$ cat flow/config.mk
export PLATFORM = sky130hd
export DESIGN_NAME = axis_gain_wrapper
export DESIGN_NICKNAME = axis_gain_wrapper
export VERILOG_FILES = /design/flow/design.v
export SDC_FILE = /design/flow/constraint.sdc
export NUM_CORES = 4
export LEC_CHECK = 0
export CAP_MARGIN = 0
export CORE_MARGIN = 2
export CORE_UTILIZATION = 72
export CTS_CLUSTER_DIAMETER = 230
export CTS_CLUSTER_SIZE = 99
export PLACE_DENSITY = 0.39
export SETUP_SLACK_MARGIN = -0.47
export SLEW_MARGIN = 20
export TNS_END_PERCENT = 10
$ cat flow/constraint.sdc
create_clock -name core_clock -period 5.87 [get_ports {aclk}]
set_input_delay 1.1740 -clock core_clock [delete_from_list [all_inputs] [get_ports {aclk}]]
set_output_delay 1.1740 -clock core_clock [all_outputs]
set_load 0.01 [all_outputs]
$ cat flow/design.v
`timescale 1ns / 1ps
module gain_core #(
    parameter integer DWIDTH = 16,  
    parameter integer GWIDTH = 16,  
    parameter integer FBITS  = 12   
)(
    input  wire                     clk,
    input  wire                     rst_n,      
    input  wire                     ce,         
    input  wire                     en,         
    input  wire signed [DWIDTH-1:0] data_i,     
    input  wire signed [GWIDTH-1:0] data_gain,  
    output reg  signed [DWIDTH-1:0] data_o      
);
    wire signed [DWIDTH+GWIDTH-1:0] mult_raw;
    wire signed [DWIDTH+GWIDTH-1:0] mult_rounded;
    wire signed [DWIDTH+GWIDTH-1-FBITS:0] mult_scaled;
    localparam signed [DWIDTH-1:0] MAX_VAL = {1'b0, {(DWIDTH-1){1'b1}}};  
    localparam signed [DWIDTH-1:0] MIN_VAL = {1'b1, {(DWIDTH-1){1'b0}}};  
    assign mult_raw = data_i * data_gain;
    assign mult_rounded = mult_raw + (1 << (FBITS-1));
    assign mult_scaled = mult_rounded >>> FBITS;
    always @(posedge clk) begin
        if (!rst_n) begin
            data_o <= 0;
        end else if (ce) begin
            if (!en) begin
                data_o <= data_i;
            end else begin
                if (mult_scaled > MAX_VAL) begin
                    data_o <= MAX_VAL;
                end else if (mult_scaled < MIN_VAL) begin
                    data_o <= MIN_VAL;
                end else begin
                    data_o <= mult_scaled[DWIDTH-1:0];
                end
            end
        end
    end
endmodule
`timescale 1ns / 1ps
module axis_gain_wrapper #(
    parameter integer C_S_AXI_DATA_WIDTH = 32,
    parameter integer C_S_AXI_ADDR_WIDTH = 4,
    parameter integer AUDIO_WIDTH        = 16,
    parameter integer GAIN_FBITS         = 12
)(
    input  wire aclk,
    input  wire aresetn,
    input  wire [31:0] s_axis_tdata,
    input  wire        s_axis_tlast,
    input  wire        s_axis_tvalid,
    output wire        s_axis_tready,
    output wire [31:0] m_axis_tdata,
    output wire        m_axis_tlast,
    output wire        m_axis_tvalid,
    input  wire        m_axis_tready,
    input  wire [C_S_AXI_ADDR_WIDTH-1:0] s_axi_awaddr,
    input  wire                          s_axi_awvalid,
    output reg                           s_axi_awready,
    input  wire [C_S_AXI_DATA_WIDTH-1:0] s_axi_wdata,
    input  wire [3:0]                    s_axi_wstrb,
    input  wire                          s_axi_wvalid,
    output reg                           s_axi_wready,
    output reg  [1:0]                    s_axi_bresp,
    output reg                           s_axi_bvalid,
    input  wire                          s_axi_bready,
    input  wire [C_S_AXI_ADDR_WIDTH-1:0] s_axi_araddr,
    input  wire                          s_axi_arvalid,
    output reg                           s_axi_arready,
    output reg  [C_S_AXI_DATA_WIDTH-1:0] s_axi_rdata,
    output reg  [1:0]                    s_axi_rresp,
    output reg                           s_axi_rvalid,
    input  wire                          s_axi_rready
);
    reg [31:0] reg_control;
    reg [31:0] reg_gain_l;
    reg [31:0] reg_gain_r;
    wire [1:0] addr_w = s_axi_awaddr[3:2];
    wire [1:0] addr_r = s_axi_araddr[3:2];
    always @(posedge aclk) begin
        if (!aresetn) begin
            s_axi_awready <= 1'b0;
            s_axi_wready  <= 1'b0;
            s_axi_bvalid  <= 1'b0;
            s_axi_bresp   <= 2'b00;
            reg_control <= 32'b0;
            reg_gain_l  <= 32'h0000_1000;  
            reg_gain_r  <= 32'h0000_1000;
        end else begin
            if (!s_axi_awready && s_axi_awvalid && s_axi_wvalid) begin
                s_axi_awready <= 1'b1;
                s_axi_wready  <= 1'b1;
                case (addr_w)
                    2'h0: reg_control <= s_axi_wdata;
                    2'h1: reg_gain_l  <= s_axi_wdata;
                    2'h2: reg_gain_r  <= s_axi_wdata;
                    default: ;
                endcase
            end else begin
                s_axi_awready <= 1'b0;
                s_axi_wready  <= 1'b0;
            end
            if (s_axi_awready && !s_axi_bvalid) begin
                s_axi_bvalid <= 1'b1;
                s_axi_bresp  <= 2'b00;
            end else if (s_axi_bready) begin
                s_axi_bvalid <= 1'b0;
            end
        end
    end
    always @(posedge aclk) begin
        if (!aresetn) begin
            s_axi_arready <= 1'b0;
            s_axi_rvalid  <= 1'b0;
            s_axi_rdata   <= 32'b0;
            s_axi_rresp   <= 2'b00;
        end else begin
            if (!s_axi_arready && s_axi_arvalid) begin
                s_axi_arready <= 1'b1;
                s_axi_rvalid  <= 1'b1;
                case (addr_r)
                    2'h0: s_axi_rdata <= reg_control;
                    2'h1: s_axi_rdata <= reg_gain_l;
                    2'h2: s_axi_rdata <= reg_gain_r;
                    default: s_axi_rdata <= 32'b0;
                endcase
            end else begin
                s_axi_arready <= 1'b0;
                if (s_axi_rvalid && s_axi_rready)
                    s_axi_rvalid <= 1'b0;
            end
        end
    end
    reg valid_d;
    reg last_d;
    wire stream_ready = m_axis_tready || !valid_d;
    assign s_axis_tready = stream_ready;
    assign m_axis_tvalid = valid_d;
    assign m_axis_tlast  = last_d;
    wire core_ce     = stream_ready;
    wire gain_enable = reg_control[0];
    gain_core #(
        .DWIDTH(AUDIO_WIDTH),
        .GWIDTH(16),
        .FBITS (GAIN_FBITS)
    ) u_gain_l (
        .clk       (aclk),
        .rst_n     (aresetn),
        .ce        (core_ce),
        .en        (gain_enable),
        .data_i    (s_axis_tdata[15:0]),
        .data_gain (reg_gain_l[15:0]),
        .data_o    (m_axis_tdata[15:0])
    );
    gain_core #(
        .DWIDTH(AUDIO_WIDTH),
        .GWIDTH(16),
        .FBITS (GAIN_FBITS)
    ) u_gain_r (
        .clk       (aclk),
        .rst_n     (aresetn),
        .ce        (core_ce),
        .en        (gain_enable),
        .data_i    (s_axis_tdata[31:16]),
        .data_gain (reg_gain_r[15:0]),
        .data_o    (m_axis_tdata[31:16])
    );
    always @(posedge aclk) begin
        if (!aresetn) begin
            valid_d <= 1'b0;
            last_d  <= 1'b0;
        end else if (stream_ready) begin
            valid_d <= s_axis_tvalid;
            last_d  <= s_axis_tlast;
        end
    end
endmodule
$ cat flow/run.sh
#!/bin/bash
# the make line also repeats each setting of config.mk as NAME=value (left out here)
make -C /OpenROAD-flow-scripts/flow DESIGN_CONFIG=/design/flow/config.mk WORK_HOME=/design/flow/orfs CLKGATE_MAP_FILE= finish
==> results of run 1 <==
final cells by class:
| class | instances | area [um2] | share of cell area [%] |
|---|---|---|---|
| timing repair buffer | 536 | 4907 | 15.09 |
| sequential | 166 | 3323 | 10.22 |
| tap | 461 | 576.8 | 1.773 |
| antenna | 1 | 2.502 | 0.007694 |
| clock buffer | 17 | 425.4 | 1.308 |
| multi-input combinational | 2093 | 20890 | 64.24 |
| inverter | 581 | 2188 | 6.728 |
| clock inverter | 15 | 206.4 | 0.6348 |
per-layer routing:
metal  up-vias  global-route usage, %  wire [um]
met5         -                 0.2554         37
met4         4                  32.71       8739
met3       779                  10.12      10560
met2      2039                  78.83      43750
met1     11760                  50.13      28090
li1       9871                      -          -
stage by stage:
step | area (um2) | hold slack (ns)
after global placement | 30650 | 0.4357
final | 32520 | 0.4546
after CTS | 32010 | 0.4529
after global routing | 32520 | 0.4764
after detailed placement | 30660 | 0.4401
after floorplan | 26310 | 0.4357
repair_timing:
action	4_1_cts	5_1_grt
resized	322	116
pin swaps	111	104
endpoints found under the setup margin	32	32
cloned	5	0
setup buffers	24	25
==> impl_metrics.json, run 1 <==
{
  "cts_sinks": 166,
  "hold_buffers": 0,
  "cellInternalPower_uw": 2996,
  "worst-path-buf-inv": 8,
  "clock-root-buffer": "sky130_fd_sc_hd__clkbuf_16",
  "crit_path_start_kind": "input pin",
  "fin_crit_sh_pct": 127.7,
  "final-setup-viol-count": 32,
  "synth-async-reset-ratio_pct": 0,
  "drc": 0,
  "synthDominantCellAreaShare_pct": 40.17,
  "synth.cell_area_um2": 26110,
  "comb_power_share_pct": 52.1,
  "max-vdd-ir-drop_mv": 0.2116,
  "power.net_switching_uw": 2145,
  "max_stage_delay_ns": 0.59,
  "h-tree-depth": 4,
  "grt.overflow.total": 0,
  "timing.setup.critical_path_class": "in -> reg",
  "final_max_slew_viol_count": 0,
  "fmax_mhz": 133.4,
  "path_max_fanout": 8,
  "ys_types": 64,
  "p_seq_uw": 1220,
  "critical-path-top-cell-by-count": "sky130_fd_sc_hd__fa_1",
  "detail_route.vias_per_cell": 6.318,
  "avgSynthCellArea_um2": 8.699,
  "grt_pass1_wl_um": 134300,
  "worstReg2RegStart": "reg_gain_l[7]",
  "die_height_um": 194.4,
  "via_count": 24450,
  "crit_end": "u_gain_l.data_o[7]",
  "pg_clk_uw": 1250,
  "yosys-top-cells-count": "581 x sky130_fd_sc_hd__inv_1, 524 x sky130_fd_sc_hd__fa_1, 490 x sky130_fd_sc_hd__nand2_1",
  "drt_pass1_iterations": 28,
  "source_to_sink_clock_delay_at_the_later_pin_of_the_worst_skew_pair_ns": 0.47,
  "placed_cells": 3814,
  "ys_cells": 3002,
  "layout_min_cycle_time_ns": 7.498,
  "static-leakage-power_uw": 0.01580,
  "yosys_warns": 2,
  "first_global_vias": 26410,
  "nNetsFinal": 4159,
  "initial_core_util_pct": 73.24,
  "clock_buffers_created_by_tritoncts": 17,
  "core.rowCount": 69,
  "worst_path_max_delay_cell": "sky130_fd_sc_hd__fa_1",
  "fin_total_pwr_uw": 5141,
  "synth.logic.top_family": "adder cells",
  "hold_path_end": "u_gain_r.data_o[11]",
  "r2r-end": "u_gain_l.data_o[7]",
  "yosys.area_share.simple_pct": 16.16,
  "layout_filler_cell_count": 1439,
  "pre_cts_slack_ns": -2.194,
  "critical_path_required_ns": 6.23,
  "die_w_um": 194.4,
  "setup_total_negative_slack_ns": -40.39,
  "postSynthSeqShare_pct": 12.73,
  "relSlewSlack_pct": 22.43,
  "enable_flop_cells": 0,
  "core-area_um2": 35660,
  "r2r_slack_ns": -1.49,
  "violations": "negative setup slack",
  "tool_warnings": 39,
  "muxShareOfSynthArea_pct": 1.303,
  "critPathCaptureType": "register",
  "p_per_area_nw_per_um2": 158.1,
  "cts_tree": "done",
  "fin_ws_ns": -1.628,
  "dp_hpwl_um": 61180,
  "status": "finished with violations",
  "powerComb_uw": 2680,
  "hold_path_depth": 2,
  "worst_pin_slew_ns": 1.163,
  "avgRoutedWirePerCell_um": 23.56,
  "clkTransAtPathRegs_ns": 0.10,
  "globalRouteTotalUtil_pct": 45.72,
  "max_cap_viol_count": 0,
  "floorplan.io_pins": 162,
  "power_leader": "combinational logic",
  "hold_path.class": "reg -> reg",
  "floorplan.die_area_um2": 37810,
  "endpoints_failing_hold": 0,
  "rsz0062_at_grt": "true",
  "drt_iter0_markers": 2827,
  "netSwitchingFraction_pct": 41.72,
  "synth-seq-cells": 166,
  "instances_no_fill": 3870,
  "grt_antenna_before_repair": 3,
  "synthAoiAreaFrac_pct": 9.204,
  "topCellsByArea": "sky130_fd_sc_hd__fa_1 40%, sky130_fd_sc_hd__dfxtp_1 13%, sky130_fd_sc_hd__inv_1 8.4%",
  "ys_area_um2": 26110,
  "final_antenna_net_count": 0,
  "hold_path_startpoint": "u_gain_r.data_o[11]",
  "yosysMostFrequentCell": "sky130_fd_sc_hd__inv_1",
  "critical_path_cell_count": 26,
  "netlist.top_cell.by_area": "sky130_fd_sc_hd__fa_1",
  "pwr-share-clk_pct": 24.2,
  "place.port_buffers": 149,
  "adder_share_pct": 47.55,
  "xor_area_share_pct": 2.079,
  "clock_path_buffers": 2,
  "critPathArrivalTime_ns": 7.86,
  "ys_dominant_reg_cell": "sky130_fd_sc_hd__dfxtp_1",
  "finish.utilization_pct": 91.22,
  "area_growth_syn_to_layout_pct": 24.55,
  "skew_ns": 0.02102,
  "finalWirelength_um": 91180,
  "globalplace.congestion": 0.9268,
  "worst_path_dominant_cell_family": "adder cells",
  "grt_start_max_net_pins": 80,
  "post_synth_inst_count": 3002,
  "p_seq_share_pct": 23.7,
  "r2r_depth": 25,
  "worstSetupStartpoint": "s_axis_tdata[8]"
}
==> run 2, diff against run 1 <==
Settings changed: ABC_AREA set to 1, CORE_ASPECT_RATIO set to 1.76, CTS_CLUSTER_DIAMETER 230 to 319, HOLD_SLACK_MARGIN set to 0.29, PLACE_DENSITY 0.39 to unset, PLACE_DENSITY_LB_ADDON set to 0.06, SETUP_SLACK_MARGIN -0.47 to 2.58, TNS_END_PERCENT 10 to 5.
Clock period 5.87 ns to 8.77 ns, I/O delays scaled along.
==> run 2 against run 1 <==
Effect of this change:
- now clean on timing, DRC and antenna
- non-clock buffer count shrank 248
- sequential power shrank 32%
- clock power shrank 35%
- utilization shrank 7.5 points
- worst setup slack gained 2.9 ns
- largest cell class unchanged
- largest power group unchanged
==> impl_metrics.json, run 2 <==
{
  "clock_buffers_created_by_tritoncts": 17,
  "max_stage_delay_ns": 0.75,
  "status": "no timing/DRC/antenna violations",
  "xor_area_share_pct": 1.329,
  "clock-root-buffer": "sky130_fd_sc_hd__clkbuf_16",
  "die_height_um": 264.1,
  "worst-path-buf-inv": 11,
  "synthDominantCellAreaShare_pct": 37.89,
  "adder_share_pct": 44.85,
  "detail_route.vias_per_cell": 5.860,
  "worst_path_dominant_cell_family": "adder cells",
  "worstSetupStartpoint": "s_axis_tdata[15]",
  "rsz0062_at_grt": "true",
  "yosys_warns": 2,
  "fin_ws_ns": 1.231,
  "static-leakage-power_uw": 0.01787,
  "path_max_fanout": 6,
  "final_antenna_net_count": 0,
  "pwr-share-clk_pct": 18.3,
  "h-tree-depth": 4,
  "grt.overflow.total": 0,
  "max-vdd-ir-drop_mv": 0.1652,
  "postSynthSeqShare_pct": 12.00,
  "synth-seq-cells": 166,
  "avgRoutedWirePerCell_um": 20.79,
  "globalplace.congestion": 0.9980,
  "ys_area_um2": 27680,
  "p_seq_share_pct": 18.7,
  "worst_path_max_delay_cell": "sky130_fd_sc_hd__fa_2",
  "ys_dominant_reg_cell": "sky130_fd_sc_hd__dfxtp_1",
  "worst_pin_slew_ns": 1.147,
  "synth.logic.top_family": "adder cells",
  "yosysMostFrequentCell": "sky130_fd_sc_hd__nand2_1",
  "powerComb_uw": 2810,
  "r2r_depth": 29,
  "synth.cell_area_um2": 27680,
  "core-area_um2": 38040,
  "dp_hpwl_um": 66530,
  "initial_core_util_pct": 72.78,
  "endpoints_failing_hold": 0,
  "cellInternalPower_uw": 2290,
  "hold_path.class": "reg -> reg",
  "via_count": 25750,
  "yosys.area_share.simple_pct": 20.65,
  "skew_ns": 0.01424,
  "synthAoiAreaFrac_pct": 5.482,
  "first_global_vias": 28480,
  "r2r_slack_ns": 1.71,
  "relSlewSlack_pct": 23.43,
  "critPathCaptureType": "register",
  "yosys-top-cells-count": "1028 x sky130_fd_sc_hd__nand2_1, 945 x sky130_fd_sc_hd__inv_1, 524 x sky130_fd_sc_hd__fa_1",
  "source_to_sink_clock_delay_at_the_later_pin_of_the_worst_skew_pair_ns": 0.45,
  "drt_pass1_iterations": 8,
  "crit_end": "u_gain_l.data_o[8]",
  "muxShareOfSynthArea_pct": 0,
  "nNetsFinal": 4656,
  "layout.area.comb_um2": 20980,
  "grt_start_max_net_pins": 74,
  "r2r-end": "u_gain_l.data_o[8]",
  "setup_total_negative_slack_ns": 0,
  "floorplan.io_pins": 162,
  "max_cap_viol_count": 0,
  "die_w_um": 151.8,
  "ys_cells": 3771,
  "post_synth_inst_count": 3771,
  "topCellsByArea": "sky130_fd_sc_hd__fa_1 38%, sky130_fd_sc_hd__nand2_1 14%, sky130_fd_sc_hd__inv_1 13%",
  "hold_path_startpoint": "reg_gain_l[30]",
  "power_leader": "combinational logic",
  "critical_path_cell_count": 32,
  "place.port_buffers": 149,
  "finalWirelength_um": 91350,
  "netSwitchingFraction_pct": 48.62,
  "drt_iter0_markers": 2024,
  "comb_power_share_pct": 63.0,
  "clkTransAtPathRegs_ns": 0.07,
  "avgSynthCellArea_um2": 7.341,
  "cts_sinks": 166,
  "netlist.top_cell.by_area": "sky130_fd_sc_hd__fa_1",
  "timing.setup.critical_path_class": "in -> reg",
  "final_max_slew_viol_count": 0,
  "grt_pass1_wl_um": 142400,
  "layout_filler_cell_count": 2374,
  "power.net_switching_uw": 2167,
  "flop_area_um2": 3323,
  "fin_crit_sh_pct": 85.96,
  "clock_path_buffers": 2,
  "final-setup-viol-count": 0,
  "floorplan.die_area_um2": 40100,
  "hold_path_depth": 2,
  "tool_warnings": 37,
  "hold_buffers": 0,
  "synth-async-reset-ratio_pct": 0,
  "p_seq_uw": 833,
  "pg_clk_uw": 818,
  "pre_cts_slack_ns": 0.1842,
  "crit_path_start_kind": "input pin",
  "critical_path_required_ns": 9.08,
  "grt_antenna_before_repair": 4,
  "drc": 0,
  "globalRouteTotalUtil_pct": 46.04,
  "hold_path_end": "reg_gain_l[30]",
  "p_per_area_nw_per_um2": 140.0,
  "finish.utilization_pct": 83.72,
  "critPathArrivalTime_ns": 7.85,
  "core.rowCount": 95,
  "worstReg2RegStart": "reg_gain_l[2]",
  "ys_types": 38,
  "layout_min_cycle_time_ns": 7.539,
  "cts_tree": "done",
  "area_growth_syn_to_layout_pct": 15.03,
  "fmax_mhz": 132.6,
  "enable_flop_cells": 0
}
run 2: area by class of cell:
type,count,share of cell area (%)
Multi-Input combinational cell,2469,65.89
Inverter,950,11.21
Sequential cell,166,10.44
Timing Repair Buffer,288,8.585
Tap cell,485,1.906
Clock buffer,18,1.379
Clock inverter,14,0.5619
Antenna cell,4,0.03143
run 2: layer usage:
| layer | track usage (%) | part of all wire (%) |
|---|---|---|
| met1 | 44.12 | 29 |
| met2 | 81.15 | 50 |
| met3 | 8.842 | 8.5 |
| met4 | 44.33 | 13 |
| met5 | 0 | 0 |
run 2: stage by stage:
step	hold WS (ns)	std cells	total power, uW	cell area (um2)
finish	0.4693	4394	4458	31840
global route	0.4950	4393	4719	31840
CTS	0.4680	4375	4222	31480
detailed placement	0.4568	4298	3069	29750
global placement	0.4382	4298	3007	29750
floorplan	0.4294	3774	2408	27820
run 2: repair_timing:
item	4_1_cts	5_1_grt
pin swaps	60	59
cloned	9	0
buffers inserted	36	15
gates resized	304	97
endpoints found under the setup margin	32	32
==> run 3, diff against run 2 <==
Settings changed: ABC_AREA 1 to unset, CORE_ASPECT_RATIO 1.76 to 0.5, CORE_UTILIZATION 72 to 58, CTS_CLUSTER_DIAMETER 319 to 167, CTS_CLUSTER_SIZE 99 to 66, HOLD_SLACK_MARGIN 0.29 to 0.3, PLACE_DENSITY set to 0.37, PLACE_DENSITY_LB_ADDON 0.06 to unset, SETUP_SLACK_MARGIN 2.58 to -1.22, TNS_END_PERCENT 5 to 35.
Clock period 8.77 ns to 12.2 ns, I/O delays scaled along.
==> run 3 against run 2 <==
Effect of this change:
- register-to-register slack improved by 2.7 ns
- area after synthesis is 5.7% lower
- sequential power fell by 29%
- clock power down 37%
- synthesized cell count down 20%
- clock-buffer cell count shrank 1
- hold slack worse by 0.015 ns
- final cell count decreased by 17%
- die area rose by 17%
- critical path type unchanged
- sequential cell count unchanged
- critical endpoint unchanged
- clock skew grew 0.0054 ns
==> impl_metrics.json, run 3 <==
{
  "dp_hpwl_um": 49950,
  "core-area_um2": 43980,
  "comb_power_share_pct": 44.2,
  "max-vdd-ir-drop_mv": 0.07674,
  "globalplace.congestion": 0.8888,
  "rsz0062_at_grt": "false",
  "critical-path-top-cell-by-count": "sky130_fd_sc_hd__fa_1",
  "netSwitchingFraction_pct": 40.47,
  "netlist.top_cell.by_area": "sky130_fd_sc_hd__fa_1",
  "area_growth_syn_to_layout_pct": 8.955,
  "ys_area_um2": 26110,
  "floorplan.io_pins": 162,
  "topCellsByArea": "sky130_fd_sc_hd__fa_1 40%, sky130_fd_sc_hd__dfxtp_1 13%, sky130_fd_sc_hd__inv_1 8.4%",
  "p_seq_uw": 590,
  "xor_area_share_pct": 2.079,
  "hold_path_startpoint": "reg_gain_r[24]",
  "setup_total_negative_slack_ns": 0,
  "critical_path_cell_count": 25,
  "layout_min_cycle_time_ns": 9.851,
  "nNetsFinal": 3799,
  "skew_ns": 0.01962,
  "post_synth_inst_count": 3002,
  "place.port_buffers": 149,
  "grt.overflow.total": 0,
  "ys_dominant_reg_cell": "sky130_fd_sc_hd__dfxtp_1",
  "fmax_mhz": 101.5,
  "clock-root-buffer": "sky130_fd_sc_hd__clkbuf_16",
  "worst_path_max_delay_cell": "sky130_fd_sc_hd__clkdlybuf4s50_1",
  "hold_path_end": "reg_gain_r[24]",
  "via_count": 19630,
  "die_w_um": 304.1,
  "crit_path_start_kind": "input pin",
  "final-setup-viol-count": 0,
  "r2r-end": "u_gain_l.data_o[8]",
  "p_seq_share_pct": 29.7,
  "detail_route.vias_per_cell": 5.401,
  "worstReg2RegStart": "reg_gain_l[1]",
  "worst_path_dominant_cell_family": "adder cells",
  "yosys.area_share.simple_pct": 16.16,
  "grt_antenna_before_repair": 1,
  "clock_path_buffers": 2,
  "clkTransAtPathRegs_ns": 0.07,
  "hold_path_depth": 2,
  "path_max_fanout": 17,
  "fin_ws_ns": 2.349,
  "initial_core_util_pct": 59.37,
  "adder_share_pct": 47.55,
  "pwr-share-clk_pct": 26.1,
  "drt_iter0_markers": 1104,
  "tool_warnings": 36,
  "critPathCaptureType": "register",
  "crit_end": "u_gain_l.data_o[8]",
  "cts_tree": "done",
  "synth.logic.top_family": "adder cells",
  "yosys_warns": 2,
  "ys_types": 64,
  "fin_crit_sh_pct": 80.75,
  "avgRoutedWirePerCell_um": 18.24,
  "hold_buffers": 0,
  "yosys-top-cells-count": "581 x sky130_fd_sc_hd__inv_1, 524 x sky130_fd_sc_hd__fa_1, 490 x sky130_fd_sc_hd__nand2_1",
  "worstSetupStartpoint": "s_axis_tdata[15]",
  "r2r_slack_ns": 4.42,
  "synthAoiAreaFrac_pct": 9.204,
  "power_leader": "combinational logic",
  "r2r_depth": 24,
  "clock_buffers_created_by_tritoncts": 17,
  "h-tree-depth": 4,
  "synthDominantCellAreaShare_pct": 40.17,
  "final_antenna_net_count": 0,
  "status": "no timing/DRC/antenna violations",
  "pre_cts_slack_ns": 1.883,
  "critPathArrivalTime_ns": 10.14,
  "grt_start_max_net_pins": 82,
  "postSynthSeqShare_pct": 12.73,
  "synth-async-reset-ratio_pct": 0,
  "relSlewSlack_pct": 31.35,
  "layout_filler_cell_count": 3879,
  "worst_pin_slew_ns": 1.028,
  "cellInternalPower_uw": 1182,
  "avgSynthCellArea_um2": 8.699,
  "globalRouteTotalUtil_pct": 30.05,
  "fin_total_pwr_uw": 1986,
  "cts_resized": 0,
  "cts_sinks": 166,
  "yosysMostFrequentCell": "sky130_fd_sc_hd__inv_1",
  "grt_pass1_wl_um": 110500,
  "static-leakage-power_uw": 0.01367,
  "ys_cells": 3002,
  "source_to_sink_clock_delay_at_the_later_pin_of_the_worst_skew_pair_ns": 0.46,
  "final.hold.worst_slack_ns": 0.4545,
  "max_cap_viol_count": 0,
  "timing.setup.critical_path_class": "in -> reg",
  "core.rowCount": 54,
  "enable_flop_cells": 0,
  "post_cts_buffers": 0,
  "finish.utilization_pct": 64.69,
  "pg_clk_uw": 519,
  "max_stage_delay_ns": 0.98,
  "muxShareOfSynthArea_pct": 1.303,
  "hold_path.class": "reg -> reg",
  "critical_path_required_ns": 12.49,
  "synth.cell_area_um2": 26110,
  "drt_pass1_iterations": 5,
  "power.net_switching_uw": 803.6,
  "floorplan.die_area_um2": 46840,
  "die_height_um": 154.0,
  "worst-path-buf-inv": 7,
  "finalWirelength_um": 66280,
  "final_max_slew_viol_count": 0,
  "synth-seq-cells": 166,
  "p_per_area_nw_per_um2": 69.80,
  "powerComb_uw": 877,
  "first_global_vias": 20600,
  "endpoints_failing_hold": 0,
  "drc": 0
}
[run 3: through the flow]
| stage | cells | instance area, um2 |
|---|---|---|
| after floorplan | 3005 | 26130 |
| after global placement | 3604 | 27910 |
| after detailed placement | 3604 | 27910 |
| after CTS | 3633 | 28450 |
| after global routing | 3634 | 28450 |
| final | 3634 | 28450 |
[run 3: routing by layer]
metal	GRT usage, %	share of wire [%]
met5	0	0
met4	8.481	2.5
met3	5.114	5.9
met2	49.08	47
met1	41.64	45
[run 3: area by class of cell]
type | instances | area (um2) | area share [%]
Tap cell | 588 | 735.7 | 2.586
Sequential cell | 166 | 3323 | 11.68
Timing Repair Buffer | 177 | 1697 | 5.963
Antenna cell | 1 | 2.502 | 0.008795
Clock inverter | 12 | 116.4 | 0.4090
Multi-Input combinational cell | 2092 | 19970 | 70.18
Inverter | 581 | 2183 | 7.674
Clock buffer | 17 | 425.4 | 1.495
==> run 4, diff against run 3 <==
Settings changed: ABC_AREA set to 1, CAP_MARGIN 0 to 30, CORE_ASPECT_RATIO 0.5 to unset, CORE_UTILIZATION 58 to 72, CTS_CLUSTER_DIAMETER 167 to 206, CTS_CLUSTER_SIZE 66 to 37, HOLD_SLACK_MARGIN 0.3 to unset, PLACE_DENSITY 0.37 to 0.64, SETUP_SLACK_MARGIN -1.22 to -0.46, TNS_END_PERCENT 35 to 100.
Clock period 12.2 ns to 4.52 ns, I/O delays scaled along.
==> run 4 against run 3 <==
Effect of this change:
- the run now fails in global routing
- die area is 15% lower
- synthesized cell count is 26% higher
- area after synthesis increased by 6.0%
==> impl_metrics.json, run 4 <==
{
  "clock_path_buffers": 2,
  "yosys.area_share.simple_pct": 20.65,
  "synthDominantCellAreaShare_pct": 37.89,
  "enable_flop_cells": 0,
  "status": "aborted with a tool error",
  "floorplan.io_pins": 162,
  "cts_sinks": 166,
  "post_synth_inst_count": 3771,
  "clock_buffers_created_by_tritoncts": 17,
  "yosys_warns": 2,
  "xor_area_share_pct": 1.329,
  "globalplace.congestion": 0.9508,
  "clock-root-buffer": "sky130_fd_sc_hd__clkbuf_16",
  "avgSynthCellArea_um2": 7.341,
  "h-tree-depth": 4,
  "yosys-top-cells-count": "1028 x sky130_fd_sc_hd__nand2_1, 945 x sky130_fd_sc_hd__inv_1, 524 x sky130_fd_sc_hd__fa_1",
  "synth-async-reset-ratio_pct": 0,
  "dp_hpwl_um": 71120,
  "yosysMostFrequentCell": "sky130_fd_sc_hd__nand2_1",
  "muxShareOfSynthArea_pct": 0,
  "ys_area_um2": 27680,
  "topCellsByArea": "sky130_fd_sc_hd__fa_1 38%, sky130_fd_sc_hd__nand2_1 14%, sky130_fd_sc_hd__inv_1 13%",
  "grt.overflow.total": 449,
  "die_height_um": 200.1,
  "synth.cell_area_um2": 27680,
  "die_w_um": 200.1,
  "netlist.top_cell.by_area": "sky130_fd_sc_hd__fa_1",
  "ys_cells": 3771,
  "core.rowCount": 71,
  "place.port_buffers": 149,
  "ys_dominant_reg_cell": "sky130_fd_sc_hd__dfxtp_1",
  "postSynthSeqShare_pct": 12.00,
  "synth-seq-cells": 166,
  "synth.logic.top_family": "adder cells",
  "synthAoiAreaFrac_pct": 5.482,
  "ys_types": 38,
  "toolErrorMsg": "[ERROR GRT-0232] Routing congestion too high. Check the congestion heatmap in the GUI.",
  "failed_stage": "global routing",
  "initial_core_util_pct": 73.33,
  "floorplan.die_area_um2": 40030,
  "dpl-instance-area_um2": 32500,
  "adder_share_pct": 44.85,
  "globalRouteTotalUtil_pct": 84.10,
  "core-area_um2": 37760
}
-- run 4: repair_timing --
item                       in CTS
hold buffers                    0
hold endpoints to repair        0
pin swaps                      95
resized                       244
cloned                          5
setup endpoints to repair      32
buffers inserted               35
-- run 4: stage by stage --
stage                     total power [uW]  setup slack [ns]  std cells
after CTS                             9111            -2.137       4676
after detailed placement              6770            -2.845       4612
after global placement                6584            -2.655       4608
after floorplan                       4712            -1.802       3774
-- run 4: metal layers --
metal | track usage, % | overflow
met1 | 81.57 | 20
met4 | 87.08 | 135
met2 | 97.76 | 278
met3 | 72.88 | 15
met5 | 49.26 | 1
==> run 5, diff against run 4 <==
Settings changed: ABC_AREA 1 to unset, CORE_ASPECT_RATIO set to 0.5, CORE_UTILIZATION 72 to 71, CTS_CLUSTER_DIAMETER 206 to 167, CTS_CLUSTER_SIZE 37 to 100, PLACE_DENSITY 0.64 to unset, SETUP_SLACK_MARGIN -0.46 to -0.73, TNS_END_PERCENT 100 to 95.
Clock period 4.52 ns to 12.2 ns, I/O delays scaled along.
==> run 5 against run 4 <==
Effect of this change:
- the run now finishes clean
- synthesized cell count fell by 20%
- die area fell by 4.0%
- area after synthesis fell by 5.7%
==> impl_metrics.json, run 5 <==
{
  "finalWirelength_um": 65850,
  "hold_path_depth": 2,
  "max-vdd-ir-drop_mv": 0.09896,
  "max_cap_viol_count": 0,
  "layout_filler_cell_count": 2608,
  "critical_path_required_ns": 12.50,
  "static-leakage-power_uw": 0.01367,
  "final-setup-viol-count": 0,
  "source_to_sink_clock_delay_at_the_later_pin_of_the_worst_skew_pair_ns": 0.45,
  "synth-async-reset-ratio_pct": 0,
  "globalRouteTotalUtil_pct": 36.44,
  "max_stage_delay_ns": 0.93,
  "crit_path_start_kind": "input pin",
  "layout_min_cycle_time_ns": 9.727,
  "path_max_fanout": 17,
  "post_cts_buffers": 0,
  "initial_core_util_pct": 72.44,
  "worstReg2RegStart": "reg_gain_l[1]",
  "die_w_um": 275.2,
  "grt_antenna_before_repair": 2,
  "drt_pass1_iterations": 6,
  "cts_tree": "done",
  "grt_pass1_wl_um": 109600,
  "topCellsByArea": "sky130_fd_sc_hd__fa_1 40%, sky130_fd_sc_hd__dfxtp_1 13%, sky130_fd_sc_hd__inv_1 8.4%",
  "grt_start_max_net_pins": 74,
  "muxShareOfSynthArea_pct": 1.303,
  "p_per_area_nw_per_um2": 71.21,
  "nNetsFinal": 3795,
  "die_height_um": 139.6,
  "final_antenna_net_count": 0,
  "final_max_slew_viol_count": 0,
  "cts_sinks": 166,
  "h-tree-depth": 4,
  "synth-seq-cells": 166,
  "hold_path_startpoint": "u_gain_l.data_o[5]",
  "floorplan.die_area_um2": 38420,
  "worstSetupStartpoint": "s_axis_tdata[15]",
  "power_leader": "combinational logic",
  "crit_end": "u_gain_l.data_o[8]",
  "enable_flop_cells": 0,
  "drc": 0,
  "skew_ns": 0.01892,
  "fin_crit_sh_pct": 79.73,
  "yosys-top-cells-count": "581 x sky130_fd_sc_hd__inv_1, 524 x sky130_fd_sc_hd__fa_1, 490 x sky130_fd_sc_hd__nand2_1",
  "netlist.top_cell.by_area": "sky130_fd_sc_hd__fa_1",
  "place.port_buffers": 149,
  "avgSynthCellArea_um2": 8.699,
  "r2r_depth": 24,
  "ys_types": 64,
  "grt.overflow.total": 0,
  "postSynthSeqShare_pct": 12.73,
  "worst_pin_slew_ns": 1.031,
  "critPathArrivalTime_ns": 10.02,
  "hold_buffers": 0,
  "power.net_switching_uw": 810.3,
  "hold_path.class": "reg -> reg",
  "yosysMostFrequentCell": "sky130_fd_sc_hd__inv_1",
  "critPathCaptureType": "register",
  "drt_iter0_markers": 1440,
  "avgRoutedWirePerCell_um": 18.65,
  "timing.setup.critical_path_class": "in -> reg",
  "fmax_mhz": 102.8,
  "cts_resized": 0,
  "finish.utilization_pct": 78.61,
  "synthAoiAreaFrac_pct": 9.204,
  "clock_path_buffers": 2,
  "p_seq_share_pct": 29.2,
  "netSwitchingFraction_pct": 40.15,
  "p_seq_uw": 589,
  "r2r_slack_ns": 4.52,
  "status": "no timing/DRC/antenna violations",
  "detail_route.vias_per_cell": 5.753,
  "endpoints_failing_hold": 0,
  "ys_area_um2": 26110,
  "tool_warnings": 36,
  "critical-path-top-cell-by-count": "sky130_fd_sc_hd__fa_1",
  "floorplan.io_pins": 162,
  "core-area_um2": 36050,
  "clkTransAtPathRegs_ns": 0.08,
  "clock_buffers_created_by_tritoncts": 17,
  "synth.cell_area_um2": 26110,
  "worst_path_max_delay_cell": "sky130_fd_sc_hd__clkdlybuf4s50_1",
  "post_synth_inst_count": 3002,
  "worst_path_dominant_cell_family": "adder cells",
  "fin_total_pwr_uw": 2018,
  "critical_path_cell_count": 25,
  "core.rowCount": 49,
  "rsz0062_at_grt": "false",
  "yosys_warns": 2,
  "via_count": 20310,
  "powerComb_uw": 880,
  "setup_total_negative_slack_ns": 0,
  "synthDominantCellAreaShare_pct": 40.17,
  "comb_power_share_pct": 43.6,
  "first_global_vias": 21280,
  "cellInternalPower_uw": 1208,
  "r2r-end": "u_gain_l.data_o[8]",
  "final.hold.worst_slack_ns": 0.4529,
  "dp_hpwl_um": 49140,
  "ys_dominant_reg_cell": "sky130_fd_sc_hd__dfxtp_1",
  "hold_path_end": "u_gain_l.data_o[5]",
  "area_growth_syn_to_layout_pct": 8.514,
  "pg_clk_uw": 548,
  "yosys.area_share.simple_pct": 16.16,
  "adder_share_pct": 47.55,
  "clock-root-buffer": "sky130_fd_sc_hd__clkbuf_16",
  "relSlewSlack_pct": 31.05,
  "globalplace.congestion": 0.9082,
  "ys_cells": 3002,
  "xor_area_share_pct": 2.079,
  "synth.logic.top_family": "adder cells",
  "pwr-share-clk_pct": 27.2,
  "worst-path-buf-inv": 7
}
[run 5: cell type report]
cell class	count	area (um2)	area share [%]
well taps	484	605.6	2.137
multi-input cells	2092	19970	70.47
inverters	581	2183	7.705
clock inverters	15	158.9	0.5608
flip-flops and latches	166	3323	11.73
diodes	2	5.005	0.01766
clock buffers	17	425.4	1.501
repair buffers	173	1667	5.881
[run 5: metrics by stage]
step	setup WS [ns]	std cells	instance area, um2
after floorplan	3.371	3005	26130
after global placement	2.062	3496	27750
after detailed placement	2.025	3496	27750
after CTS	2.460	3528	28330
after global routing	1.974	3530	28340
final	2.473	3530	28340
[run 5: routing by layer]
layer	vias to the layer above	routed length, um	GRT usage, %
met5	-	0	0
met3	159	5104	5.746
li1	9124	-	-
met1	10180	26770	48.62
met2	841	32060	61.58
met4	0	1911	11.58
==> run 6, diff against run 5 <==
Settings changed: CAP_MARGIN 30 to 20, CORE_ASPECT_RATIO 0.5 to unset, CORE_UTILIZATION 71 to 40, CTS_CLUSTER_DIAMETER 167 to unset, CTS_CLUSTER_SIZE 100 to unset, SETUP_SLACK_MARGIN -0.73 to 1.48, TNS_END_PERCENT 95 to unset.
Clock period 12.2 ns to 7.82 ns, I/O delays scaled along.
==> run 6 against run 5 <==
Effect of this change:
- register-to-register slack got worse by 3.6 ns
- global-route usage decreased by 14 points
- area after synthesis unchanged
- final cell count increased by 20%
- sequential share of layout area decreased by 1.6 points
- critical path type unchanged
- critical endpoint is now u_gain_l.data_o[4]
- largest cell class unchanged
- highest routed layer is now met5
==> impl_metrics.json, run 6 <==
{
  "comb_power_share_pct": 51.9,
  "power_leader": "combinational logic",
  "hold_path.class": "reg -> reg",
  "topCellsByArea": "sky130_fd_sc_hd__fa_1 40%, sky130_fd_sc_hd__dfxtp_1 13%, sky130_fd_sc_hd__inv_1 8.4%",
  "path_max_fanout": 6,
  "floorplan.die_area_um2": 67350,
  "core-area_um2": 64460,
  "drt_pass1_iterations": 6,
  "finalWirelength_um": 73020,
  "max_cap_viol_count": 0,
  "layout_min_cycle_time_ns": 7.297,
  "synth-seq-cells": 166,
  "clock_buffers_created_by_tritoncts": 17,
  "avgSynthCellArea_um2": 8.699,
  "grt_start_max_net_pins": 90,
  "worstSetupStartpoint": "s_axis_tdata[6]",
  "tool_warnings": 37,
  "cts_sinks": 166,
  "critPathCaptureType": "register",
  "post_synth_inst_count": 3002,
  "layout.area.comb_um2": 21050,
  "synth.cell_area_um2": 26110,
  "finish.utilization_pct": 50.99,
  "yosys_warns": 2,
  "hold_path_end": "u_gain_l.data_o[3]",
  "detail_route.vias_per_cell": 4.945,
  "ys_dominant_reg_cell": "sky130_fd_sc_hd__dfxtp_1",
  "p_per_area_nw_per_um2": 112.7,
  "static-leakage-power_uw": 0.01564,
  "powerComb_uw": 1920,
  "floorplan.io_pins": 162,
  "drt_iter0_markers": 1135,
  "source_to_sink_clock_delay_at_the_later_pin_of_the_worst_skew_pair_ns": 0.49,
  "clkTransAtPathRegs_ns": 0.08,
  "rsz0062_at_grt": "true",
  "initial_core_util_pct": 40.51,
  "cts_tree": "done",
  "first_global_vias": 21870,
  "ys_area_um2": 26110,
  "worst-path-buf-inv": 9,
  "globalRouteTotalUtil_pct": 22.73,
  "synthAoiAreaFrac_pct": 9.204,
  "endpoints_failing_hold": 0,
  "fin_crit_sh_pct": 93.31,
  "p_seq_share_pct": 24.7,
  "grt_antenna_before_repair": 2,
  "xor_area_share_pct": 2.079,
  "critical-path-top-cell-by-count": "sky130_fd_sc_hd__fa_1",
  "dp_hpwl_um": 56160,
  "critical_path_required_ns": 8.20,
  "worstReg2RegStart": "reg_gain_l[3]",
  "crit_path_start_kind": "input pin",
  "cellInternalPower_uw": 2242,
  "adder_share_pct": 47.55,
  "pg_clk_uw": 867,
  "flop_area_um2": 3324,
  "power.net_switching_uw": 1464,
  "hold_path_startpoint": "u_gain_l.data_o[3]",
  "worst_path_dominant_cell_family": "adder cells",
  "yosysMostFrequentCell": "sky130_fd_sc_hd__inv_1",
  "clock_path_buffers": 2,
  "p_seq_uw": 917,
  "globalplace.congestion": 0.8583,
  "fmax_mhz": 137.0,
  "enable_flop_cells": 0,
  "fin_total_pwr_uw": 3706,
  "yosys.area_share.simple_pct": 16.16,
  "nNetsFinal": 4136,
  "synth-async-reset-ratio_pct": 0,
  "h-tree-depth": 4,
  "avgRoutedWirePerCell_um": 17.22,
  "crit_end": "u_gain_l.data_o[4]",
  "skew_ns": 0.01475,
  "worst_path_max_delay_cell": "sky130_fd_sc_hd__fa_1",
  "synth.logic.top_family": "adder cells",
  "hold_buffers": 0,
  "max_stage_delay_ns": 0.56,
  "ys_cells": 3002,
  "final_antenna_net_count": 0,
  "final_max_slew_viol_count": 0,
  "critPathArrivalTime_ns": 7.68,
  "detail_route.antenna_diodes": 0,
  "clock-root-buffer": "sky130_fd_sc_hd__clkbuf_16",
  "netlist.top_cell.by_area": "sky130_fd_sc_hd__fa_1",
  "r2r_slack_ns": 0.90,
  "area_growth_syn_to_layout_pct": 25.88,
  "timing.setup.critical_path_class": "in -> reg",
  "drc": 0,
  "synthDominantCellAreaShare_pct": 40.17,
  "muxShareOfSynthArea_pct": 1.303,
  "r2r_depth": 25,
  "netSwitchingFraction_pct": 39.51,
  "worst_pin_slew_ns": 0.9227,
  "relSlewSlack_pct": 38.49,
  "yosys-top-cells-count": "581 x sky130_fd_sc_hd__inv_1, 524 x sky130_fd_sc_hd__fa_1, 490 x sky130_fd_sc_hd__nand2_1",
  "ys_types": 64,
  "postSynthSeqShare_pct": 12.73,
  "status": "no timing/DRC/antenna violations",
  "max-vdd-ir-drop_mv": 0.1993,
  "critical_path_cell_count": 25,
  "die_height_um": 259.5,
  "grt_pass1_wl_um": 118400,
  "final-setup-viol-count": 0,
  "place.port_buffers": 149,
  "core.rowCount": 93,
  "via_count": 20970,
  "grt.overflow.total": 0,
  "die_w_um": 259.5,
  "hold_path_depth": 2,
  "pwr-share-clk_pct": 23.4,
  "r2r-end": "u_gain_l.data_o[4]",
  "layout_filler_cell_count": 6150,
  "final.hold.worst_slack_ns": 0.4470
}
## run 6: per-layer routing
metal | global-route usage, % | share of wire (%)
met2 | 37.08 | 47
met5 | 0 | 0.026
met4 | 7.822 | 3.3
met3 | 4.159 | 5.7
met1 | 30.37 | 44
## run 6: final cells by class
cell class	instances	area share [%]
multi-input cells	2092	64.04
repair buffers	514	14.19
flip-flops and latches	166	10.11
inverters	581	6.649
well taps	855	3.254
clock buffers	19	1.347
clock inverters	13	0.4111
## run 6: what timing repair did
action / CTS / global route
pin swaps: 165 / 126
hold endpoints to repair: 0 / 0
setup buffers: 63 / 20
gates cloned: 8 / 0
endpoints found under the setup margin: 32 / 32
resized: 307 / 109
## run 6: metrics by stage
stage	cell area, um2	TNS, ns	instances	setup WS [ns]
2_1_floorplan	26420	0	3005	0.5057
3_3_place_gp	30430	-14.07	4117	-0.5195
3_5_place_dp	30430	-14.27	4117	-0.5483
4_1_cts	32370	0	4220	0.5734
5_1_grt	32870	0	4240	0.3358
6_report	32870	0	4240	0.5232
==> run 7, diff against run 6 <==
Settings changed: CAP_MARGIN 20 to 30, CORE_ASPECT_RATIO set to 1.51, CORE_UTILIZATION 40 to 46, CTS_CLUSTER_DIAMETER set to 167, SETUP_SLACK_MARGIN 1.48 to -0.73, SLEW_MARGIN 20 to 10, TNS_END_PERCENT set to 95.
Clock period 7.82 ns to 8.14 ns, I/O delays scaled along.
==> run 7 against run 6 <==
Effect of this change:
- now fails the layout checks on negative setup slack
- first-iteration DRC count fell by 14%
- synthesized cell count did not move
- area after synthesis did not move
- clock skew rose by 0.0056 ns
- die area fell by 13%
- critical path depth fell by 2
- clock power rose by 4.0%
- routed wire length rose by 1.9%
- critical path type unchanged
==> impl_metrics.json, run 7 <==
{
  "netSwitchingFraction_pct": 40.41,
  "critical_path_cell_count": 23,
  "cts_tree": "done",
  "synth-async-reset-ratio_pct": 0,
  "floorplan.io_pins": 162,
  "enable_flop_cells": 0,
  "critPathCaptureType": "register",
  "grt_start_max_net_pins": 74,
  "fin_area_um2": 30520,
  "comb_power_share_pct": 46.5,
  "yosys-top-cells-count": "581 x sky130_fd_sc_hd__inv_1, 524 x sky130_fd_sc_hd__fa_1, 490 x sky130_fd_sc_hd__nand2_1",
  "worst_path_dominant_cell_family": "adder cells",
  "violations": "negative setup slack",
  "p_per_area_nw_per_um2": 109.4,
  "area_growth_syn_to_layout_pct": 16.88,
  "worstReg2RegStart": "reg_gain_l[1]",
  "hold_path_startpoint": "u_gain_r.data_o[13]",
  "final_max_slew_viol_count": 0,
  "static-leakage-power_uw": 0.01483,
  "setup_total_negative_slack_ns": -0.3485,
  "worst_path_max_delay_cell": "sky130_fd_sc_hd__fa_1",
  "source_to_sink_clock_delay_at_the_later_pin_of_the_worst_skew_pair_ns": 0.47,
  "hold_path_end": "u_gain_r.data_o[13]",
  "via_count": 20970,
  "critical-path-top-cell-by-count": "sky130_fd_sc_hd__fa_1",
  "netlist.top_cell.by_area": "sky130_fd_sc_hd__fa_1",
  "ys_area_um2": 26110,
  "status": "finished with violations",
  "r2r_depth": 21,
  "yosysMostFrequentCell": "sky130_fd_sc_hd__inv_1",
  "fin_ws_ns": -0.08565,
  "r2r_slack_ns": 0.69,
  "clock-root-buffer": "sky130_fd_sc_hd__clkbuf_16",
  "worst_path_cell_trace": "clkdlybuf4s50_1, buf_4, nand2_1, inv_1, fa_1, fa_1, fa_1, fa_1, fa_1, inv_1, fa_1, inv_1, ha_1, nand4_1, or4_1, o22ai_1, o21ai_1, xor2_1, inv_1, o31ai_1, buf_4, and2_1, a221oi_1",
  "finalWirelength_um": 74410,
  "clock_path_buffers": 2,
  "post_synth_inst_count": 3002,
  "synth-seq-cells": 166,
  "pwr-share-clk_pct": 27.0,
  "grt.overflow.total": 0,
  "drc": 0,
  "r2r-end": "u_gain_l.data_o[8]",
  "dpl-instance-area_um2": 29880,
  "critical_path_required_ns": 8.46,
  "drt_pass1_iterations": 5,
  "xor_area_share_pct": 2.079,
  "hold_buffers": 0,
  "path_max_fanout": 12,
  "pre_cts_slack_ns": -0.5608,
  "timing.setup.critical_path_class": "in -> reg",
  "core.rowCount": 107,
  "adder_share_pct": 47.55,
  "core-area_um2": 56230,
  "final-setup-viol-count": 5,
  "grt_antenna_before_repair": 5,
  "layout_filler_cell_count": 5207,
  "fin_crit_sh_pct": 101.1,
  "muxShareOfSynthArea_pct": 1.303,
  "max_cap_viol_count": 0,
  "p_seq_uw": 882,
  "ys_dominant_reg_cell": "sky130_fd_sc_hd__dfxtp_1",
  "topCellsByArea": "sky130_fd_sc_hd__fa_1 40%, sky130_fd_sc_hd__dfxtp_1 13%, sky130_fd_sc_hd__inv_1 8.4%",
  "hold_path.class": "reg -> reg",
  "endpoints_failing_hold": 0,
  "ys_types": 64,
  "critPathArrivalTime_ns": 8.54,
  "nNetsFinal": 4014,
  "relSlewSlack_pct": 38.74,
  "grt_pass1_wl_um": 121300,
  "floorplan.die_area_um2": 58730,
  "clock_buffers_created_by_tritoncts": 17,
  "dp_hpwl_um": 60910,
  "drt_iter0_markers": 971,
  "clkTransAtPathRegs_ns": 0.09,
  "die_height_um": 296.8,
  "final.hold.worst_slack_ns": 0.4506,
  "worstSetupStartpoint": "s_axis_tdata[15]",
  "power.net_switching_uw": 1349,
  "avgSynthCellArea_um2": 8.699,
  "first_global_vias": 23500,
  "power_leader": "combinational logic",
  "place.port_buffers": 149,
  "globalRouteTotalUtil_pct": 26.74,
  "worst_pin_slew_ns": 0.9177,
  "h-tree-depth": 4,
  "initial_core_util_pct": 46.44,
  "pg_clk_uw": 902,
  "crit_end": "u_gain_l.data_o[8]",
  "die_w_um": 197.9,
  "fmax_mhz": 121.6,
  "layout_min_cycle_time_ns": 8.226,
  "synthDominantCellAreaShare_pct": 40.17,
  "cts_resized": 0,
  "synthAoiAreaFrac_pct": 9.204,
  "crit_path_start_kind": "input pin",
  "instances_no_fill": 3977,
  "tool_warnings": 34,
  "cts_sinks": 166,
  "final_antenna_net_count": 0,
  "max-vdd-ir-drop_mv": 0.1960,
  "synth.cell_area_um2": 26110,
  "p_seq_share_pct": 26.4,
  "synth.logic.top_family": "adder cells",
  "avgRoutedWirePerCell_um": 18.71,
  "globalplace.congestion": 0.9200,
  "ys_cells": 3002,
  "powerComb_uw": 1550,
  "post_cts_buffers": 0,
  "flop_area_um2": 3323,
  "placed_cells": 3939,
  "hold_path_depth": 2,
  "detail_route.vias_per_cell": 5.273,
  "max_stage_delay_ns": 0.71,
  "cellInternalPower_uw": 1989,
  "worst-path-buf-inv": 7,
  "skew_ns": 0.02031,
  "yosys_warns": 2,
  "yosys.area_share.simple_pct": 16.16,
  "layout.area.comb_um2": 19960,
  "postSynthSeqShare_pct": 12.73
}
[run 7: routing by layer]
layer  track usage [%]  vias up  routed length, um
met2             50.08      554              41080
met4             14.88        0               4186
met3             2.759      199               2970
li1                  -     9568                  -
met5                 0        -                  0
met1             29.04    10650              26170
[run 7: final cells by class]
| type | instances | share of cell area [%] |
|---|---|---|
| timing repair buffer | 392 | 11.54 |
| clock buffer | 17 | 1.394 |
| antenna | 6 | 0.04919 |
| clock inverter | 15 | 0.6682 |
| inverter | 581 | 7.153 |
| sequential | 166 | 10.89 |
| tap | 708 | 2.902 |
| multi-input combinational | 2092 | 65.40 |
[run 7: through the flow]
| step | total power [uW] | utilization [%] |
|---|---|---|
| 2_1_floorplan | 1794 | - |
| 4_1_cts | 3375 | 54.25 |
| 6_report | 3338 | 54.28 |
| 3_5_place_dp | 2449 | 53.14 |
| 5_1_grt | 3562 | 54.28 |
| 3_3_place_gp | 2436 | 53.14 |
==> run 8, diff against run 7 <==
Settings changed: CAP_MARGIN 30 to 20, CORE_ASPECT_RATIO 1.51 to unset, CORE_UTILIZATION 46 to 64, CTS_CLUSTER_DIAMETER 167 to 230, PLACE_DENSITY set to 0.39, SETUP_SLACK_MARGIN -0.73 to unset, SLEW_MARGIN 10 to 20, TNS_END_PERCENT 95 to unset.
Clock period 8.14 ns to 8.85 ns, I/O delays scaled along.
==> run 8 against run 7 <==
Effect of this change:
- largest power group unchanged
- combinational power shrank 19%
- synthesized cell count unchanged
- utilization up 19 points
- the run now finishes clean
==> impl_metrics.json, run 8 <==
{
  "worst_pin_slew_ns": 1.119,
  "ys_cells": 3002,
  "crit_path_start_kind": "input pin",
  "synth-seq-cells": 166,
  "globalplace.congestion": 0.8891,
  "rsz0062_at_grt": "false",
  "avgSynthCellArea_um2": 8.699,
  "worstSetupStartpoint": "s_axis_tdata[25]",
  "hold_path_startpoint": "u_gain_r.data_o[8]",
  "fin_area_um2": 29150,
  "r2r_depth": 24,
  "core-area_um2": 40010,
  "core.rowCount": 73,
  "muxShareOfSynthArea_pct": 1.303,
  "die_w_um": 206.0,
  "worst_path_max_delay_cell": "sky130_fd_sc_hd__clkdlybuf4s50_1",
  "xor_area_share_pct": 2.079,
  "drt_iter0_markers": 1250,
  "adder_share_pct": 47.55,
  "cellInternalPower_uw": 1725,
  "post_cts_buffers": 0,
  "skew_ns": 0.01872,
  "hold_path.class": "reg -> reg",
  "yosys.area_share.simple_pct": 16.16,
  "power.net_switching_uw": 1156,
  "final-setup-viol-count": 0,
  "clkTransAtPathRegs_ns": 0.07,
  "die_height_um": 206.0,
  "max-vdd-ir-drop_mv": 0.1305,
  "ys_area_um2": 26110,
  "via_count": 20580,
  "area_growth_syn_to_layout_pct": 11.62,
  "synth-async-reset-ratio_pct": 0,
  "synthDominantCellAreaShare_pct": 40.17,
  "worst_path_dominant_cell_family": "adder cells",
  "grt.overflow.total": 0,
  "wl_met1_um": 26460,
  "worstReg2RegStart": "reg_gain_l[2]",
  "finish.utilization_pct": 72.86,
  "fin_crit_sh_pct": 95.69,
  "nNetsFinal": 3877,
  "worst-path-buf-inv": 6,
  "clock-root-buffer": "sky130_fd_sc_hd__clkbuf_16",
  "clock_path_buffers": 2,
  "endpoints_failing_hold": 0,
  "avgRoutedWirePerCell_um": 18.88,
  "place.port_buffers": 149,
  "synthAoiAreaFrac_pct": 9.204,
  "h-tree-depth": 4,
  "floorplan.io_pins": 162,
  "worst_path_cell_trace": "clkdlybuf4s50_1, buf_4, nand2_1, fa_1, inv_1, fa_1, fa_1, fa_1, fa_1, inv_1, fa_1, inv_1, ha_1, a21o_1, a31o_2, a2111oi_0, a21oi_1, a21oi_1, xor2_1, o311a_1, o21ai_4, buf_12, a21oi_1, o21ai_0",
  "cts_tree": "done",
  "ys_types": 64,
  "hold_path_end": "u_gain_r.data_o[8]",
  "netSwitchingFraction_pct": 40.13,
  "cts_sinks": 166,
  "detail_route.vias_per_cell": 5.634,
  "static-leakage-power_uw": 0.01412,
  "critical-path-top-cell-by-count": "sky130_fd_sc_hd__fa_1",
  "post_synth_inst_count": 3002,
  "status": "no timing/DRC/antenna violations",
  "yosys_warns": 2,
  "grt_start_max_net_pins": 94,
  "pg_clk_uw": 812,
  "clock_buffers_created_by_tritoncts": 17,
  "grt_pass1_wl_um": 112500,
  "critical_path_required_ns": 9.20,
  "initial_core_util_pct": 65.27,
  "grt_antenna_before_repair": 1,
  "r2r-end": "u_gain_l.data_o[9]",
  "cts_resized": 0,
  "setup_total_negative_slack_ns": 0,
  "timing.setup.critical_path_class": "in -> reg",
  "ys_dominant_reg_cell": "sky130_fd_sc_hd__dfxtp_1",
  "path_max_fanout": 14,
  "final.hold.worst_slack_ns": 0.4474,
  "postSynthSeqShare_pct": 12.73,
  "max_stage_delay_ns": 0.80,
  "topCellsByArea": "sky130_fd_sc_hd__fa_1 40%, sky130_fd_sc_hd__dfxtp_1 13%, sky130_fd_sc_hd__inv_1 8.4%",
  "drt_pass1_iterations": 5,
  "yosysMostFrequentCell": "sky130_fd_sc_hd__inv_1",
  "wl_met3_um": 4417,
  "floorplan.die_area_um2": 42430,
  "p_seq_share_pct": 28.3,
  "relSlewSlack_pct": 25.38,
  "routed.top_layer": "met4",
  "fmax_mhz": 118.1,
  "critical_path_cell_count": 24,
  "final_antenna_net_count": 0,
  "first_global_vias": 22430,
  "dp_hpwl_um": 54000,
  "synth.logic.top_family": "adder cells",
  "final_max_slew_viol_count": 0,
  "powerComb_uw": 1250,
  "hold_buffers": 0,
  "crit_end": "u_gain_r.data_o[0]",
  "enable_flop_cells": 0,
  "met2_wirelength_um": 34780,
  "tool_warnings": 36,
  "critPathCaptureType": "register",
  "globalRouteTotalUtil_pct": 34.35,
  "netlist.top_cell.by_area": "sky130_fd_sc_hd__fa_1",
  "finalWirelength_um": 68940,
  "power_leader": "combinational logic",
  "pwr-share-clk_pct": 28.2,
  "p_seq_uw": 815,
  "comb_power_share_pct": 43.6,
  "synth.cell_area_um2": 26110,
  "dpl-instance-area_um2": 28520,
  "max_cap_viol_count": 0,
  "pre_cts_slack_ns": 0.03851,
  "critPathArrivalTime_ns": 8.82,
  "p_per_area_nw_per_um2": 98.83,
  "hold_path_depth": 2,
  "layout_min_cycle_time_ns": 8.468,
  "yosys-top-cells-count": "581 x sky130_fd_sc_hd__inv_1, 524 x sky130_fd_sc_hd__fa_1, 490 x sky130_fd_sc_hd__nand2_1",
  "r2r_slack_ns": 1.65,
  "fin_ws_ns": 0.3816,
  "drc": 0,
  "source_to_sink_clock_delay_at_the_later_pin_of_the_worst_skew_pair_ns": 0.49
}
-- run 8: routing by layer --
| layer | vias up | track usage [%] |
|---|---|---|
| met4 | 0 | 16.48 |
| met5 | - | 0 |
| li1 | 9301 | - |
| met1 | 10310 | 41.92 |
| met3 | 195 | 5.030 |
| met2 | 769 | 59.91 |
-- run 8: area by class of cell --
class | count | area (um2)
fill | 3112 | 10860
timing repair buffer | 255 | 2395
sequential | 166 | 3323
clock inverter | 15 | 198.9
inverter | 581 | 2183
tap | 525 | 656.9
multi-input combinational | 2092 | 19960
antenna | 1 | 2.502
clock buffer | 17 | 425.4
-- run 8: metrics by stage --
step / total power [uW] / cells
2_1_floorplan: 1650 / 3005
3_3_place_gp: 2032 / 3619
3_5_place_dp: 2073 / 3619
4_1_cts: 2885 / 3651
5_1_grt: 3066 / 3652
6_report: 2881 / 3652
==> run 9, diff against run 8 <==
Settings changed: CAP_MARGIN 20 to 30, CELL_PAD_IN_SITES_GLOBAL_PLACEMENT set to 1, CORE_UTILIZATION 64 to 46, CTS_CLUSTER_DIAMETER 230 to 167, CTS_CLUSTER_SIZE set to 100, PLACE_DENSITY 0.39 to unset, SETUP_SLACK_MARGIN set to 0.05, TNS_END_PERCENT set to 15.
Clock period 8.85 ns to 12.2 ns, I/O delays scaled along.
==> run 9 against run 8 <==
Effect of this change:
- clock skew about the same
- hold slack lost 0.0015 ns
- sequential cell count is the same
- global-route usage down 9.0 points
- power is 30% lower
- clock power decreased by 27%
- sequential share of layout area is 0.13 points higher
- final area decreased by 1.1%
- first-iteration DRC count down 29%
- worst setup slack improved by 2.0 ns
==> impl_metrics.json, run 9 <==
{
  "critPathArrivalTime_ns": 10.17,
  "die_height_um": 242.3,
  "hold_path_startpoint": "u_gain_r.data_o[9]",
  "core-area_um2": 56280,
  "netlist.top_cell.by_area": "sky130_fd_sc_hd__fa_1",
  "static-leakage-power_uw": 0.01375,
  "synth.cell_area_um2": 26110,
  "clkTransAtPathRegs_ns": 0.09,
  "muxShareOfSynthArea_pct": 1.303,
  "grt_antenna_before_repair": 0,
  "drc": 0,
  "powerComb_uw": 850,
  "post_synth_inst_count": 3002,
  "finalWirelength_um": 71530,
  "clock_path_buffers": 2,
  "grt_start_max_net_pins": 72,
  "via_count": 19570,
  "critical_path_cell_count": 21,
  "critical_path_required_ns": 12.59,
  "final.hold.worst_slack_ns": 0.4459,
  "critical-path-top-cell-by-count": "sky130_fd_sc_hd__fa_1",
  "wl_met3_um": 2317,
  "worst_path_dominant_cell_family": "adder cells",
  "endpoints_failing_hold": 0,
  "max_stage_delay_ns": 0.95,
  "power.net_switching_uw": 832.2,
  "pwr-share-clk_pct": 29.0,
  "detail_route.vias_per_cell": 5.136,
  "core.rowCount": 87,
  "hold_path_end": "u_gain_r.data_o[9]",
  "hold_path_depth": 2,
  "netSwitchingFraction_pct": 41.07,
  "worstSetupStartpoint": "s_axis_tdata[31]",
  "ys_types": 64,
  "globalplace.congestion": 0.8317,
  "ys_area_um2": 26110,
  "worst-path-buf-inv": 6,
  "clock_buffers_created_by_tritoncts": 17,
  "met2_wirelength_um": 36730,
  "cts_resized": 0,
  "worst_path_max_delay_cell": "sky130_fd_sc_hd__clkdlybuf4s50_1",
  "synth-seq-cells": 166,
  "p_seq_share_pct": 29.0,
  "comb_power_share_pct": 42.0,
  "dp_hpwl_um": 55400,
  "timing.setup.critical_path_class": "in -> reg",
  "cts_sinks": 166,
  "clock-root-buffer": "sky130_fd_sc_hd__clkbuf_16",
  "p_seq_uw": 587,
  "floorplan.die_area_um2": 58690,
  "drt_iter0_markers": 890,
  "yosys.area_share.simple_pct": 16.16,
  "cellInternalPower_uw": 1194,
  "enable_flop_cells": 0,
  "hold_path.class": "reg -> reg",
  "final-setup-viol-count": 0,
  "worst_pin_slew_ns": 1.002,
  "yosys_warns": 2,
  "crit_end": "u_gain_r.data_o[1]",
  "setup_total_negative_slack_ns": 0,
  "critPathCaptureType": "register",
  "final_max_slew_viol_count": 0,
  "initial_core_util_pct": 46.40,
  "tool_warnings": 36,
  "power_leader": "combinational logic",
  "avgRoutedWirePerCell_um": 18.77,
  "topCellsByArea": "sky130_fd_sc_hd__fa_1 40%, sky130_fd_sc_hd__dfxtp_1 13%, sky130_fd_sc_hd__inv_1 8.4%",
  "detail_route.antenna_diodes": 0,
  "synthAoiAreaFrac_pct": 9.204,
  "grt_pass1_wl_um": 116100,
  "yosysMostFrequentCell": "sky130_fd_sc_hd__inv_1",
  "worst_path_cell_trace": "clkdlybuf4s50_1, nand2_1, inv_1, fa_1, fa_1, inv_1, fa_1, inv_1, fa_1, inv_1, fa_1, inv_1, fa_1, ha_1, nand3_1, or3_1, o31a_2, xor2_1, a41o_1, a21oi_1, o21ai_0",
  "nNetsFinal": 3805,
  "final_antenna_net_count": 0,
  "ys_cells": 3002,
  "floorplan.io_pins": 162,
  "globalRouteTotalUtil_pct": 25.31,
  "pg_clk_uw": 589,
  "avgSynthCellArea_um2": 8.699,
  "r2r-end": "u_gain_r.data_o[1]",
  "hold_buffers": 0,
  "skew_ns": 0.01912,
  "max_cap_viol_count": 0,
  "max-vdd-ir-drop_mv": 0.1047,
  "source_to_sink_clock_delay_at_the_later_pin_of_the_worst_skew_pair_ns": 0.49,
  "p_per_area_nw_per_um2": 70.31,
  "drt_pass1_iterations": 4,
  "xor_area_share_pct": 2.079,
  "yosys-top-cells-count": "581 x sky130_fd_sc_hd__inv_1, 524 x sky130_fd_sc_hd__fa_1, 490 x sky130_fd_sc_hd__nand2_1",
  "grt.overflow.total": 0,
  "postSynthSeqShare_pct": 12.73,
  "post_cts_buffers": 0,
  "die_w_um": 242.3,
  "synth-async-reset-ratio_pct": 0,
  "instances_no_fill": 3810,
  "path_max_fanout": 17,
  "place.port_buffers": 149,
  "first_global_vias": 21170,
  "crit_path_start_kind": "input pin",
  "finish.utilization_pct": 51.21,
  "r2r_slack_ns": 4.34,
  "synth.logic.top_family": "adder cells",
  "placed_cells": 3777,
  "layout_min_cycle_time_ns": 9.778,
  "status": "no timing/DRC/antenna violations",
  "h-tree-depth": 4,
  "ys_dominant_reg_cell": "sky130_fd_sc_hd__dfxtp_1",
  "fin_crit_sh_pct": 80.15,
  "cts_tree": "done",
  "area_growth_syn_to_layout_pct": 10.35,
  "synthDominantCellAreaShare_pct": 40.17,
  "relSlewSlack_pct": 33.11,
  "rsz0062_at_grt": "false",
  "wl_met1_um": 30780,
  "routed.top_layer": "met4",
  "r2r_depth": 20,
  "worstReg2RegStart": "reg_gain_r[1]",
  "adder_share_pct": 47.55,
  "fmax_mhz": 102.3
}
==> run 9: per-stage QoR <==
step	total power, uW	setup slack (ns)	cell area [um2]
2_1_floorplan	1197	3.371	26130
4_1_cts	2055	2.401	28800
3_5_place_dp	1457	1.905	28160
6_report	2026	2.422	28820
5_1_grt	2183	1.861	28820
3_3_place_gp	1444	1.635	28160
==> run 9: cell type report <==
type,count,area (um2)
clock buffer,17,425.4
inverter,581,2183
tap,756,945.9
multi-input combinational,2092,19980
timing repair buffer,183,1749
clock inverter,15,212.7
sequential,166,3323
fill,5379,27460
==> run 9: routing by layer <==
layer  GRT usage [%]  vias up
met4           7.317        0
met3           3.069       85
met5               0        -
li1                -     9142
met1           32.27     9975
met2           45.07      367
Power is estimated from default activity; no workload was simulated.
